run 1:
## kosarka
module kosarka(
      input clk,                                            
      input rst,                                            
      input b0,b1,b2,b3,                                    
      input p0,p1,p2,                                       
      output a,b,c,d,e,f,g,dp,                              
      output [3:0] an                                       
    );
Size in the first run: roughly 1,300 cells after synthesis, about 210 flip-flops, ~21 I/O pins, about 12,000 um^2 of cells after synthesis.
make LEC_CHECK=0 ABC_AREA=0 CAP_MARGIN=0 CORE_MARGIN=2 CORE_UTILIZATION=71 CTS_CLUSTER_SIZE=39 HOLD_SLACK_MARGIN=0.28 PLACE_DENSITY=0.35 SETUP_SLACK_MARGIN=0.53 SLEW_MARGIN=20 finish   # period 3.99 ns
run.sh (not shown) runs the stock make flow with config.mk's settings and CLKGATE_MAP_FILE=.
[run 1] flow finished | final checks: failed | reasons: negative setup slack
What run 2 does differently from run 1 at the input level:
- removing SETUP_SLACK_MARGIN (formerly 0.53)
- removing PLACE_DENSITY (formerly 0.35)
- changing CORE_UTILIZATION from 71 to 70
- changing CTS_CLUSTER_SIZE from 39 to 30
- removing ABC_AREA (formerly 0)
- removing HOLD_SLACK_MARGIN (formerly 0.28)
- changing CAP_MARGIN from 0 to 20
- changing the clock period (ns, I/O delays scaled along) from 3.99 to 5.64
==> comparison <==
- Run 2 completed every stage of the flow, and the final layout passed the timing, design-rule and antenna checks.
- Delta (run 2 minus run 1): source-to-sink clock delay at the later pin of the worst-skew pair shows no meaningful change, final layout net count shows a reduction of 118, floorplan core area shows an increase of about 3%, detailed placement HPWL shows a reduction of 11%, final standard cell utilization of the core shows a reduction of 12 points.
- Run 2 -> run 1: net switching fraction of the power flat
- Compared with run 1, combinational group power in run 2 decreased by more than a quarter.
- Max clock share of power across run 2 and run 1: run 1
- Compared with run 1, in run 2 power has decreased; violation tally from detailed-route iteration zero went down by 582.
--- input diff run 2..run 3 ---
- CORE_UTILIZATION changed from 70 to 40
- CTS_CLUSTER_SIZE removed (was 30)
- the clock period (ns, I/O delays scaled along) changed from 5.64 to 7.18
### Flow results
Comparing run 2 and run 3, placeable core region is higher on run 3.
Run 3 ended up with a lower share of power burned in combinational logic than run 2 did.
Count of cell instances traversed by the critical path is lower on run 2
The final hold slack number comes out higher for run 2 vs run 3.
On setup slack: between run 2 and run 3, it ends up lower for run 2.
#### Input delta (run 4 over run 3)
- CTS_CLUSTER_SIZE now 39, previously not set
- CTS_CLUSTER_DIAMETER now 29, previously not set
- PLACE_DENSITY now 0.95, previously not set
- CORE_UTILIZATION now 72, was 40
- SETUP_SLACK_MARGIN now 0.64, previously not set
- ABC_AREA now 1, previously not set
- the clock period (ns, I/O delays scaled along) now 3.99, was 7.18
==> comparison <==
For run 4, the flow was terminated by a tool error in global routing (5_1_grt) and produced no final design. Going from run 3 to run 4, part of the Yosys area used for sequential elements increased 0.28 points; multiplexer share of the synthesized area now sits lower; total die size moved down; number of setup buffers added after CTS went up by 21; share of the synthesized netlist area taken by xor and xnor gates dropped 4.5 points. Mean area per synthesized cell: run 4 and run 3 compared, higher one is run 3. From run 3 to run 4, total of buffers placed on input and output ports did not move at all. The higher synthesized net count of run 4 and run 3 is in run 4.

* * *

The RTL this note starts from:
==> flow/design.v <==
`timescale 1ns / 1ps
module bcd(clk, rst, broj, desetice, jedinice);
   input clk;                                               
   input rst;                                               
   input  [7:0] broj;                                       
   output reg [3:0] desetice;                               
   output reg [3:0] jedinice;                               
   reg [15:0] shift;                                        
   reg [3:0] i;                                             
   reg [15:0] t;                                            
   always @(posedge clk)
   begin
      if (rst)
         i <= 4'd0;
      else
      begin
         t = shift;
         if (i == 0)                                        
         begin
            t[15:8] = 8'd0;
            t[7:0] = broj;
         end
         if (i < 8)                                         
         begin
            if (t[11:8] >= 5)                               
               t[11:8] = t[11:8] + 4'd3;                    
            if (t[15:12] >= 5)                              
               t[15:12] = t[15:12] + 4'd3;                  
            t = t << 1;                                     
            shift <= t;
            i <= i + 4'd1;
         end
         else                                               
         begin
            desetice <= shift[15:12];
            jedinice <= shift[11:8];
            i <= 4'd0;
         end
      end
   end
endmodule
`timescale 1ns / 1ps
module kosarka(
      input clk,                                            
      input rst,                                            
      input b0,b1,b2,b3,                                    
      input p0,p1,p2,                                       
      output a,b,c,d,e,f,g,dp,                              
      output [3:0] an                                       
    );
localparam [16:0] DIV_D = 17'd25;                           
localparam [28:0] DIV_V = 29'd500;                          
reg clkD,clkV;                                              
reg [16:0] brojacD;                                         
reg [28:0] brojacV;                                         
reg [7:0] vremeA,vremeB,rezulA,rezulB;                      
reg [3:0] displej;                                          
reg [6:0] s_seg;                                            
reg [3:0] cifra;                                            
reg stop;                                                   
wire [3:0] vremeAdesetice, vremeAjedinice, vremeBdesetice, vremeBjedinice;   
wire [3:0] rezulAdesetice, rezulAjedinice, rezulBdesetice, rezulBjedinice;   
reg stanjeB0, stanjeB1, stanjeB2, stanjeB3;                 
bcd bcd_vremeA(clk, rst, vremeA, vremeAdesetice, vremeAjedinice);
bcd bcd_vremeB(clk, rst, vremeB, vremeBdesetice, vremeBjedinice);            
bcd bcd_rezulA(clk, rst, rezulA, rezulAdesetice, rezulAjedinice);
bcd bcd_rezulB(clk, rst, rezulB, rezulBdesetice, rezulBjedinice);
wire tickD = (brojacD == DIV_D) && !clkD;                   
wire tickV = (brojacV == DIV_V) && !clkV;                   
reg n_stop, n_s0, n_s1, n_s2, n_s3;
reg [7:0] n_rezulA, n_rezulB;
reg [3:0] n_displej, n_cifra;
always @(*)
   begin
      n_stop = stop;
      n_s0 = stanjeB0; n_s1 = stanjeB1; n_s2 = stanjeB2; n_s3 = stanjeB3;
      n_rezulA = rezulA; n_rezulB = rezulB;
      n_displej = displej; n_cifra = cifra;
      if(vremeA==0 && vremeB==0)                            
         n_stop = 1'b1;                                     
      case({p2,cifra})
         5'b00111: begin n_displej = vremeBjedinice; n_cifra = 4'b1110; end
         5'b01110: begin n_displej = vremeBdesetice; n_cifra = 4'b1101; end   
         5'b01101: begin n_displej = vremeAjedinice; n_cifra = 4'b1011; end
         5'b01011: begin n_displej = vremeAdesetice; n_cifra = 4'b0111; end
         5'b10111: begin n_displej = rezulBjedinice; n_cifra = 4'b1110; end
         5'b11110: begin n_displej = rezulBdesetice; n_cifra = 4'b1101; end   
         5'b11101: begin n_displej = rezulAjedinice; n_cifra = 4'b1011; end
         5'b11011: begin n_displej = rezulAdesetice; n_cifra = 4'b0111; end
         default: ;
      endcase
      if(b0 == 1'b1)
         n_s0 = 1'b1;                                       
      if(n_s0==1'b1 && b0 == 1'b0)                          
      begin
         n_stop = ~n_stop;                                  
         n_s0 = 1'b0;
      end
      if(b1 == 1'b1)
         n_s1 = 1'b1;                                       
      if(n_s1==1'b1 && b1 == 1'b0)
      begin
         case({p1,p0})
            2'b00: n_rezulB = n_rezulB+8'd3;                
            2'b01: n_rezulB = n_rezulB-8'd3;
            2'b10: n_rezulA = n_rezulA+8'd3;
            2'b11: n_rezulA = n_rezulA-8'd3;
         endcase
         n_s1 = 1'b0;
      end
      if(b2 == 1'b1)
         n_s2 = 1'b1;                                       
      if(n_s2==1'b1 && b2 == 1'b0)
      begin
         case({p1,p0})
            2'b00: n_rezulB = n_rezulB+8'd2;                
            2'b01: n_rezulB = n_rezulB-8'd2;
            2'b10: n_rezulA = n_rezulA+8'd2;
            2'b11: n_rezulA = n_rezulA-8'd2;
         endcase
         n_s2 = 1'b0;
      end
      if(b3 == 1'b1)
         n_s3 = 1'b1;                                       
      if(n_s3==1'b1 && b3 == 1'b0)
      begin
         case({p1,p0})
            2'b00: n_rezulB = n_rezulB+8'd1;                
            2'b01: n_rezulB = n_rezulB-8'd1;
            2'b10: n_rezulA = n_rezulA+8'd1;
            2'b11: n_rezulA = n_rezulA-8'd1;
         endcase
         n_s3 = 1'b0;
      end
   end
always @(posedge clk)
   begin
      if (rst)
      begin
         clkD <= 1'b0; clkV <= 1'b0;
         brojacD <= 17'd0; brojacV <= 29'd0;
         vremeA <= 8'd40; vremeB <= 8'd0;                   
         rezulA <= 8'd0; rezulB <= 8'd0;
         displej <= 4'b0110;
         s_seg <= 7'd0;
         cifra <= 4'b1110;
         stop <= 1'b1;
         stanjeB0 <= 1'b0; stanjeB1 <= 1'b0; stanjeB2 <= 1'b0; stanjeB3 <= 1'b0;
      end
      else
      begin
         if(brojacD==DIV_D)                                 
         begin
            clkD <= ~clkD;
            brojacD <= 17'd1;
         end
         else
            brojacD <= brojacD+17'd1;
         if(brojacV==DIV_V)                                 
         begin
            clkV <= ~clkV;
            brojacV <= 29'd1;
         end
         else
            brojacV <= brojacV+29'd1;
         case(displej)
            4'd0 : s_seg <= 7'b1000000;                     
            4'd1 : s_seg <= 7'b1111001;                     
            4'd2 : s_seg <= 7'b0100100;                     
            4'd3 : s_seg <= 7'b0110000;                     
            4'd4 : s_seg <= 7'b0011001;                     
            4'd5 : s_seg <= 7'b0010010;                     
            4'd6 : s_seg <= 7'b0000010;                     
            4'd7 : s_seg <= 7'b1111000;                     
            4'd8 : s_seg <= 7'b0000000;                     
            4'd9 : s_seg <= 7'b0010000;                     
            default : s_seg <= 7'b1000000;                  
         endcase
         if (tickV)                                         
         begin
            if(stop==0)                                     
            begin
               if(vremeB==0)                                
               begin
                  vremeB <= 8'd59;                          
                  vremeA <= vremeA-8'd1;                    
               end
               else
                  vremeB <= vremeB-8'd1;
            end
         end
         if (tickD)                                         
         begin
            stop <= n_stop;
            stanjeB0 <= n_s0; stanjeB1 <= n_s1; stanjeB2 <= n_s2; stanjeB3 <= n_s3;
            rezulA <= n_rezulA; rezulB <= n_rezulB;
            displej <= n_displej;
            cifra <= n_cifra;
         end
      end
   end
assign an = cifra;
assign {g, f, e, d, c, b, a} = s_seg;                       
assign dp = 1'b1;                                           
endmodule
Settings: LEC_CHECK=0, CAP_MARGIN=20, CORE_MARGIN=2, CORE_UTILIZATION=40, CTS_CLUSTER_DIAMETER=213, GPL_TIMING_DRIVEN=0, SETUP_SLACK_MARGIN=2.99, SLEW_MARGIN=20, TNS_END_PERCENT=80; clock period 10.0 ns.
Then changed:
CORE_UTILIZATION = 70   (was 40)
CTS_CLUSTER_DIAMETER = 251   (was 213)
GPL_TIMING_DRIVEN = not set   (was 0)
PLACE_DENSITY = 0.67   (was not set)
SETUP_SLACK_MARGIN = not set   (was 2.99)
TNS_END_PERCENT = not set   (was 80)
clock period = 6.56 ns   (was 10.0 ns; I/O delays follow)
Outcome: Wire length decreases by 4.9%; worst setup slack got worse by 2400 ps; clock power increases by 55%; sequential power increases by 53%.
Then changed:
CORE_UTILIZATION = 57   (was 70)
CTS_CLUSTER_DIAMETER = not set   (was 251)
PLACE_DENSITY = not set   (was 0.67)
clock period = 4.06 ns   (was 6.56 ns; I/O delays follow)
This time the run completed, yet does not pass: negative setup slack.
Sequential power rose by about 60%.
Synthesized area does not change.
Utilization fell by 8.8 points.
Worst setup slack got worse by 1000 ps.
First-iteration DRC count fell by about 45%.
Total power rose by 64%.
Routed wire length fell by 1.6%.
Register-to-register slack got worse by 2200 ps.
Hold slack got worse by 9.9 ps.
Die size rose by 22%.
Power is estimated from default activity; no workload was simulated.
